==> inputs of yarrow <==
==> flow/design.v <==
module pit_counter(
    input             clk,
    input             rst_n,
    input             clock,
    input             gate,
    output reg        out,
    input       [7:0] data_in,
    input             set_control_mode,
    input             latch_count,
    input             latch_status,
    input             write,
    input             read,
    output      [7:0] data_out
);
reg [2:0] mode;
always @(posedge clk) begin
    if(rst_n == 1'b0)         mode <= 3'd2;
    else if(set_control_mode) mode <= data_in[3:1];
end
reg bcd;
always @(posedge clk) begin
    if(rst_n == 1'b0)         bcd <= 1'd0;
    else if(set_control_mode) bcd <= data_in[0];
end
reg [1:0] rw_mode;
always @(posedge clk) begin
    if(rst_n == 1'b0)         rw_mode <= 2'd1;
    else if(set_control_mode) rw_mode <= data_in[5:4];
end
reg [7:0] counter_l;
always @(posedge clk) begin
    if(rst_n == 1'b0)                               counter_l <= 8'd0;
    else if(set_control_mode)                       counter_l <= 8'd0;
    else if(write && rw_mode == 2'd3 && ~msb_write) counter_l <= data_in;
    else if(write && rw_mode == 2'd1)               counter_l <= data_in;
end
reg [7:0] counter_m;
always @(posedge clk) begin
    if(rst_n == 1'b0)                               counter_m <= 8'd0;
    else if(set_control_mode)                       counter_m <= 8'd0;
    else if(write && rw_mode == 2'd3 && msb_write)  counter_m <= data_in;
    else if(write && rw_mode == 2'd2)               counter_m <= data_in;
end
reg [7:0] output_l;
always @(posedge clk) begin
    if(rst_n == 1'b0)                       output_l <= 8'd0;
    else if(latch_count && ~output_latched) output_l <= counter[7:0];
    else if(~output_latched)                output_l <= counter[7:0];
end
reg [7:0] output_m;
always @(posedge clk) begin
    if(rst_n == 1'b0)                       output_m <= 8'd0;
    else if(latch_count && ~output_latched) output_m <= counter[15:8];
    else if(~output_latched)                output_m <= counter[15:8];
end
reg output_latched;
always @(posedge clk) begin
    if(rst_n == 1'b0)                               output_latched <= 1'b0;
    else if(set_control_mode)                       output_latched <= 1'b0;
    else if(latch_count)                            output_latched <= 1'b1;
    else if(read && (rw_mode != 2'd3 || msb_read))  output_latched <= 1'b0;
end
reg null_counter;
always @(posedge clk) begin
    if(rst_n == 1'b0)                                null_counter <= 1'b0;
    else if(set_control_mode)                        null_counter <= 1'b1;
    else if(write && (rw_mode != 2'd3 || msb_write)) null_counter <= 1'b1;
    else if(load)                                    null_counter <= 1'b0;
end
reg msb_write;
always @(posedge clk) begin
    if(rst_n == 1'b0)                       msb_write <= 1'b0;
    else if(set_control_mode)               msb_write <= 1'b0;
    else if(write_pulse && rw_mode == 2'd3) msb_write <= ~msb_write;
end
reg msb_read;
always @(posedge clk) begin
    if(rst_n == 1'b0)                      msb_read <= 1'b0;
    else if(set_control_mode)              msb_read <= 1'b0;
    else if(read_pulse && rw_mode == 2'd3) msb_read <= ~msb_read;
end
reg [7:0] status;
always @(posedge clk) begin
    if(rst_n == 1'b0)                        status <= 8'd0;
    else if(latch_status && ~status_latched) status <= { out, null_counter, rw_mode, mode, bcd };
end
reg status_latched;
always @(posedge clk) begin
    if(rst_n == 1'b0)           status_latched <= 1'b0;
    else if(set_control_mode)   status_latched <= 1'b0;
    else if(latch_status)       status_latched <= 1'b1;
    else if(read)               status_latched <= 1'b0;
end
assign data_out =
    (status_latched)               ? status   :
    (rw_mode == 2'd3 && ~msb_read) ? output_l :
    (rw_mode == 2'd3 &&  msb_read) ? output_m :
    (rw_mode == 2'd1)              ? output_l :
                                     output_m;
reg two_byte_write;
always @(posedge clk) begin
    if(rst_n == 1'b0)                 two_byte_write <= 1'b0;
    else if(write && rw_mode == 2'd3) two_byte_write <= 1'b1;
    else if(set_control_mode || load) two_byte_write <= 1'b0;
end
reg set_control_mode_last;
always @(posedge clk) set_control_mode_last <= set_control_mode;
reg set_control_mode_pulse;
always @(posedge clk) set_control_mode_pulse <= set_control_mode_last & ~set_control_mode;
reg write_last;
always @(posedge clk) write_last <= write;
reg write_pulse;
always @(posedge clk) write_pulse <= write_last & ~write;
reg read_last;
always @(posedge clk) read_last <= read;
reg read_pulse;
always @(posedge clk) read_pulse <= read_last & ~read;
reg clock_last;
always @(posedge clk) clock_last <= clock;
reg clock_pulse;
always @(posedge clk) clock_pulse <= clock_last & ~clock;
reg gate_last;
always @(posedge clk) gate_last <= gate;
reg gate_sampled;
always @(posedge clk) begin
    if(rst_n == 1'b0)             gate_sampled <= 1'b0;
    else if(~clock_last && clock) gate_sampled <= gate;
end
reg trigger;
always @(posedge clk) begin
    if(rst_n == 1'b0)             trigger <= 1'b0;
    else if(~gate_last && gate)   trigger <= 1'b1;
    else if(~clock_last && clock) trigger <= 1'b0;
end
reg trigger_sampled;
always @(posedge clk) begin
    if(rst_n == 1'b0)            trigger_sampled <= 1'b0;
    else if(~clock_last & clock) trigger_sampled <= trigger;
end
always @(posedge clk) begin
    if(rst_n == 1'b0)                                                 out <= 1'b1;
    else if(set_control_mode_pulse && mode      == 3'd0)              out <= 1'b0;
    else if(set_control_mode_pulse && mode      == 3'd1)              out <= 1'b1;
    else if(set_control_mode_pulse && mode[1:0] == 2'd2)              out <= 1'b1;
    else if(set_control_mode_pulse && mode[1:0] == 2'd3)              out <= 1'b1;
    else if(set_control_mode_pulse && mode      == 3'd4)              out <= 1'b1;
    else if(set_control_mode_pulse && mode      == 3'd5)              out <= 1'b1;
    else if(mode      == 3'd0 && (load || two_byte_write))            out <= 1'b0;
    else if(mode      == 3'd0 && counter == 16'd1 && enable)          out <= 1'b1;
    else if(mode      == 3'd1 && load)                                out <= 1'b0;
    else if(mode      == 3'd1 && counter == 16'd1 && enable)          out <= 1'b1;
    else if(mode[1:0] == 2'd2 && ~gate)                               out <= 1'b1;
    else if(mode[1:0] == 2'd2 && load)                                out <= 1'b1;
    else if(mode[1:0] == 2'd2 && counter == 16'd2 && enable)          out <= 1'b0;
    else if(mode[1:0] == 2'd3 && ~gate)                               out <= 1'b1;
    else if(mode[1:0] == 2'd3 && load && loaded && ~trigger_sampled)  out <= ~out;
    else if(mode      == 3'd4 && counter == 16'd1 && enable)          out <= 1'b0;
    else if(mode      == 3'd4 && counter == 16'd0 && enable)          out <= 1'b1;
    else if(mode      == 3'd5 && counter == 16'd1 && enable)          out <= 1'b0;
    else if(mode      == 3'd5 && counter == 16'd0 && enable)          out <= 1'b1;
end
reg written;
always @(posedge clk) begin
    if(rst_n == 1'b0)                                    written <= 1'b0;
    else if(set_control_mode)                            written <= 1'b0;
    else if(write_pulse && rw_mode != 2'd3)              written <= 1'b1;
    else if(write_pulse && rw_mode == 2'd3 && msb_write) written <= 1'b1;
    else if(load)                                        written <= 1'b0;
end
reg control_set;
always @(posedge clk) begin
    if(rst_n == 1'b0)         control_set <= 1'b0;
    else if(set_control_mode) control_set <= 1'b1;
    else if(load)             control_set <= 1'b0;
end
reg loaded;
always @(posedge clk) begin
    if(rst_n == 1'b0)         loaded <= 1'b0;
    else if(set_control_mode) loaded <= 1'b0;
    else if(load)             loaded <= 1'b1;
end
wire load = 
    (mode      == 3'd0 &&   written) ||                  
    clock_pulse && (
    (mode      == 3'd1 &&   trigger_sampled) ||
    (mode[1:0] == 2'd2 && ((written && control_set) || trigger_sampled || (loaded && gate_sampled && counter == 16'd1))) ||
    (mode[1:0] == 2'd3 && ((written && control_set) || trigger_sampled || (loaded && gate_sampled && counter == ((counter_l[0] & out) ? 16'd0 : 16'd2)))) ||
    (mode      == 3'd4 &&   written) ||
    (mode      == 3'd5 && ((written && control_set) || loaded) && trigger_sampled)
);
wire enable = ~load && loaded && clock_pulse && (
    (mode      == 3'd0 && gate_sampled && ~two_byte_write) ||
    (mode      == 3'd1) ||
    (mode[1:0] == 2'd2 && gate_sampled) ||
    (mode[1:0] == 2'd3 && gate_sampled) ||
    (mode      == 3'd4 && gate_sampled) ||
    (mode      == 3'd5)
);
wire [15:0] counter_minus_1 =
    (bcd && !counter[15:0]) ? 16'h9999 :
    (bcd && !counter[11:0]) ? { counter[15:12] - 1'd1, 12'h999 } :
    (bcd && !counter[7:0])  ? { counter[15:8]  - 1'd1,   8'h99 } :
    (bcd && !counter[3:0])  ? { counter[15:4]  - 1'd1,    4'h9 } :
                                counter - 1'd1;
reg [15:0] counter;
always @(posedge clk) begin
    if(rst_n == 1'b0) counter <= 16'd0;
    else if(load)     counter <= {counter_m, counter_l[7:1], counter_l[0] & (mode[1:0] != 2'd3)};
    else if(enable)   counter <= counter_minus_1 - (mode[1:0] == 2'd3);
end
endmodule
module pit(
	input               clk,
	input               rst_n,
	output              irq,
	input       [2:0]   io_address,
	input               io_read,
	output reg  [7:0]   io_readdata,
	input               io_write,
	input       [7:0]   io_writedata,
	output              speaker_out,
	input      [27:0]   clock_rate
);
reg [27:0] clk_rate;
always @(posedge clk) clk_rate <= clock_rate;
reg ce_system_counter;
reg [27:0] sum;
always @(posedge clk) begin : system_counter
	reg [27:0] sum_next;
	sum_next = sum + 28'd2386362;  
	ce_system_counter <= 1'b0;
	if(rst_n == 1'b0) sum <= 28'd0;
	else if(sum_next >= clk_rate) begin
		sum <= sum_next - clk_rate;
		ce_system_counter <= 1'b1;
	end
	else sum <= sum_next;
end
reg system_clock;
always @(posedge clk) begin
    if(rst_n == 1'b0)           system_clock <= 1'b0;
    else if(ce_system_counter)  system_clock <= ~system_clock;
end
always @(posedge clk) if(io_read) io_readdata <=
    (io_read && io_address == 0) ? counter_0_readdata :
    (io_read && io_address == 1) ? counter_1_readdata :
    (io_read && io_address == 2) ? counter_2_readdata :
    (io_read && io_address[2])   ? { 2'b0, spk_out, counter_1_toggle, 2'b0, speaker_enable, speaker_gate } :
                                     8'd0;  
reg [5:0] counter_1_cnt;
always @(posedge clk) begin
    if(rst_n == 1'b0)                                       counter_1_cnt <= 6'd0;
    else if(ce_system_counter && counter_1_cnt == 6'd35)    counter_1_cnt <= 6'd0;
    else if(ce_system_counter)                              counter_1_cnt <= counter_1_cnt + 6'd1;
end
reg counter_1_toggle;
always @(posedge clk) begin
    if(rst_n == 1'b0)                                       counter_1_toggle <= 1'b0;
    else if(ce_system_counter && counter_1_cnt == 6'd35)    counter_1_toggle <= ~(counter_1_toggle);
end
reg speaker_gate;
always @(posedge clk) begin
    if(rst_n == 1'b0)                  speaker_gate <= 1'b0;
    else if(io_write && io_address[2]) speaker_gate <= io_writedata[0];
end
reg speaker_enable;
always @(posedge clk) begin
    if(rst_n == 1'b0)                  speaker_enable <= 1'b0;
    else if(io_write && io_address[2]) speaker_enable <= io_writedata[1];
end
assign speaker_out = spk_out & speaker_enable;
wire [7:0] counter_0_readdata;
wire [7:0] counter_1_readdata;
wire [7:0] counter_2_readdata;
pit_counter pit_counter_0(
    .clk                (clk),
    .rst_n              (rst_n),
    .clock              (system_clock),      
    .gate               (1'b1),              
    .out                (irq),               
    .data_in            (io_writedata),                                                                                                                                       
    .set_control_mode   (io_write && io_address == 3 && io_writedata[7:6] == 2'b00 && io_writedata[5:4] != 2'b00),                                                            
    .latch_count        (io_write && io_address == 3 && ((io_writedata[7:6] == 2'b00 && io_writedata[5:4] == 2'b00) || (io_writedata[7:5] == 3'b110 && io_writedata[1]))),    
    .latch_status       (io_write && io_address == 3 && io_writedata[7:6] == 2'b11 && io_writedata[4] == 1'b0 && io_writedata[1]),                                            
    .write              (io_write && io_address == 0),                                                                                                                        
    .read               (io_read  && io_address == 0),                                                                                                                        
    .data_out           (counter_0_readdata)     
);
pit_counter pit_counter_1(
    .clk                (clk),
    .rst_n              (rst_n),
    .clock              (system_clock),      
    .gate               (1'b1),              
    /*verilator lint_off PINNOCONNECT*/
    .out                (),                  
    /*verilator lint_on PINNOCONNECT*/
    .data_in            (io_writedata),                                                                                                                                       
    .set_control_mode   (io_write && io_address == 3 && io_writedata[7:6] == 2'b01 && io_writedata[5:4] != 2'b00),                                                            
    .latch_count        (io_write && io_address == 3 && ((io_writedata[7:6] == 2'b01 && io_writedata[5:4] == 2'b00) || (io_writedata[7:5] == 3'b110 && io_writedata[2]))),    
    .latch_status       (io_write && io_address == 3 && io_writedata[7:6] == 2'b11 && io_writedata[4] == 1'b0 && io_writedata[2]),                                            
    .write              (io_write && io_address == 1),                                                                                                                        
    .read               (io_read  && io_address == 1),                                                                                                                        
    .data_out           (counter_1_readdata)     
);
wire spk_out;
pit_counter pit_counter_2(
    .clk                (clk),
    .rst_n              (rst_n),
    .clock              (system_clock),      
    .gate               (speaker_gate),      
    .out                (spk_out),           
    .data_in            (io_writedata),                                                                                                                                       
    .set_control_mode   (io_write && io_address == 3 && io_writedata[7:6] == 2'b10 && io_writedata[5:4] != 2'b00),                                                            
    .latch_count        (io_write && io_address == 3 && ((io_writedata[7:6] == 2'b10 && io_writedata[5:4] == 2'b00) || (io_writedata[7:5] == 3'b110 && io_writedata[3]))),    
    .latch_status       (io_write && io_address == 3 && io_writedata[7:6] == 2'b11 && io_writedata[4] == 1'b0 && io_writedata[3]),                                            
    .write              (io_write && io_address == 2),                                                                                                                        
    .read               (io_read  && io_address == 2),                                                                                                                        
    .data_out           (counter_2_readdata)     
);
endmodule
==> flow/run.sh <==
#!/bin/bash
# the make line also repeats each setting of config.mk as NAME=value (left out here)
make -C /OpenROAD-flow-scripts/flow DESIGN_CONFIG=/design/flow/config.mk WORK_HOME=/design/flow/orfs CLKGATE_MAP_FILE= finish
==> flow/config.mk <==
export PLATFORM = sky130hd
export DESIGN_NAME = pit
export DESIGN_NICKNAME = pit
export VERILOG_FILES = /design/flow/design.v
export SDC_FILE = /design/flow/constraint.sdc
export NUM_CORES = 4
export LEC_CHECK = 0
export CAP_MARGIN = 35
export CELL_PAD_IN_SITES_DETAIL_PLACEMENT = 0
export CELL_PAD_IN_SITES_GLOBAL_PLACEMENT = 3
export CORE_MARGIN = 2
export CORE_UTILIZATION = 58
export GPL_ROUTABILITY_DRIVEN = 1
export MAX_ROUTING_LAYER = met4
export MIN_ROUTING_LAYER = met2
export SLEW_MARGIN = 10
export TNS_END_PERCENT = 15
==> flow/constraint.sdc <==
create_clock -name core_clock -period 3.99 [get_ports {clk}]
set_input_delay 0.7980 -clock core_clock [delete_from_list [all_inputs] [get_ports {clk}]]
set_output_delay 0.7980 -clock core_clock [all_outputs]
set_load 0.01 [all_outputs]
==> sierra (differences from yarrow) <==
==> flow/config.mk (replaced) <==
export PLATFORM = sky130hd
export DESIGN_NAME = pit
export DESIGN_NICKNAME = pit
export VERILOG_FILES = /design/flow/design.v
export SDC_FILE = /design/flow/constraint.sdc
export NUM_CORES = 4
export LEC_CHECK = 0
export CAP_MARGIN = 20
export CELL_PAD_IN_SITES_DETAIL_PLACEMENT = 0
export CORE_MARGIN = 2
export CORE_UTILIZATION = 40
export GPL_ROUTABILITY_DRIVEN = 0
export SETUP_SLACK_MARGIN = 0.14
export SLEW_MARGIN = 20
==> flow/constraint.sdc (replaced) <==
create_clock -name core_clock -period 3.56 [get_ports {clk}]
set_input_delay 0.7120 -clock core_clock [delete_from_list [all_inputs] [get_ports {clk}]]
set_output_delay 0.7120 -clock core_clock [all_outputs]
set_load 0.01 [all_outputs]
==> summary of the runs <==
- Synthesized cell count is the same in sierra and yarrow.
- Of sierra and yarrow, sierra has the higher die size (gap 44%, measured against yarrow).
- sierra finished with setup timing left. yarrow died in global placement without I/O.
- In area after synthesis, sierra and yarrow do not differ.

---

==> inputs of run a <==
RTL: the design.v shown in full above, as it stands there.
Settings: LEC_CHECK=0, ABC_AREA=1, CAP_MARGIN=20, CORE_ASPECT_RATIO=0.51, CORE_MARGIN=2, CORE_UTILIZATION=40, CTS_CLUSTER_SIZE=86, HOLD_SLACK_MARGIN=0.17, MIN_ROUTING_LAYER=met1, SLEW_MARGIN=20, TNS_END_PERCENT=5; clock period 5.68 ns.
run.sh (not shown) runs the stock make flow with config.mk's settings and CLKGATE_MAP_FILE=.
==> run b: changes against run a <==
CORE_ASPECT_RATIO = default   (was 0.51)
CORE_UTILIZATION = 72   (was 40)
CTS_CLUSTER_DIAMETER = 153   (was default)
CTS_CLUSTER_SIZE = default   (was 86)
HOLD_SLACK_MARGIN = default   (was 0.17)
MIN_ROUTING_LAYER = default   (was met1)
PLACE_DENSITY_LB_ADDON = 0.08   (was default)
TNS_END_PERCENT = default   (was 5)
==> flow/constraint.sdc (replaced) <==
create_clock -name core_clock -period 3.28 [get_ports {clk}]
set_input_delay 0.6560 -clock core_clock [delete_from_list [all_inputs] [get_ports {clk}]]
set_output_delay 0.6560 -clock core_clock [all_outputs]
set_load 0.01 [all_outputs]
==> run c: changes against run a <==
ABC_AREA = default   (was 1)
CORE_ASPECT_RATIO = default   (was 0.51)
CTS_CLUSTER_SIZE = default   (was 86)
HOLD_SLACK_MARGIN = default   (was 0.17)
MIN_ROUTING_LAYER = default   (was met1)
TNS_END_PERCENT = default   (was 5)
==> flow/constraint.sdc (replaced) <==
create_clock -name core_clock -period 10.0 [get_ports {clk}]
set_input_delay 2.0000 -clock core_clock [delete_from_list [all_inputs] [get_ports {clk}]]
set_output_delay 2.0000 -clock core_clock [all_outputs]
set_load 0.01 [all_outputs]
==> flow_summary.toml <==
# yosys + openroad results
[cells_and_area]
regArea_mm2 = 0.00641

[outcome]
violations = "setup timing"
status = "finished with violations"

[grt]
antenna_found_initial = 0
grt_util_met3_pct = 5.25

[sta]
timing.final.ws_setup_ns = -0.287
setup_viol = 29

[floorplan]
num_rows = 57
taps = 324

[placement]
dp_slack_ns = -0.271

[power]
p_per_area_mw_per_mm2 = 645
the above is filed under run b

==> flow_summary.toml <==
# yosys + openroad results
[sta]
setup_viol = 0
timing.final.ws_setup_ns = 0.862

[power]
p_per_area_mw_per_mm2 = 339

[outcome]
status = "complete, no violations"

[grt]
grt_util_met3_pct = 9.57
antenna_found_initial = 1

[floorplan]
num_rows = 54
taps = 588

[cells_and_area]
regArea_mm2 = 0.00641
the above is filed under run a

==> flow_summary.toml <==
# yosys + openroad results
[sta]
setup_viol = 0

[grt]
antenna_found_initial = 0

[outcome]
status = "complete, no violations"

[power]
p_per_area_mw_per_mm2 = 189

[cells_and_area]
regArea_mm2 = 0.00641

[floorplan]
num_rows = 76
the above is filed under run c

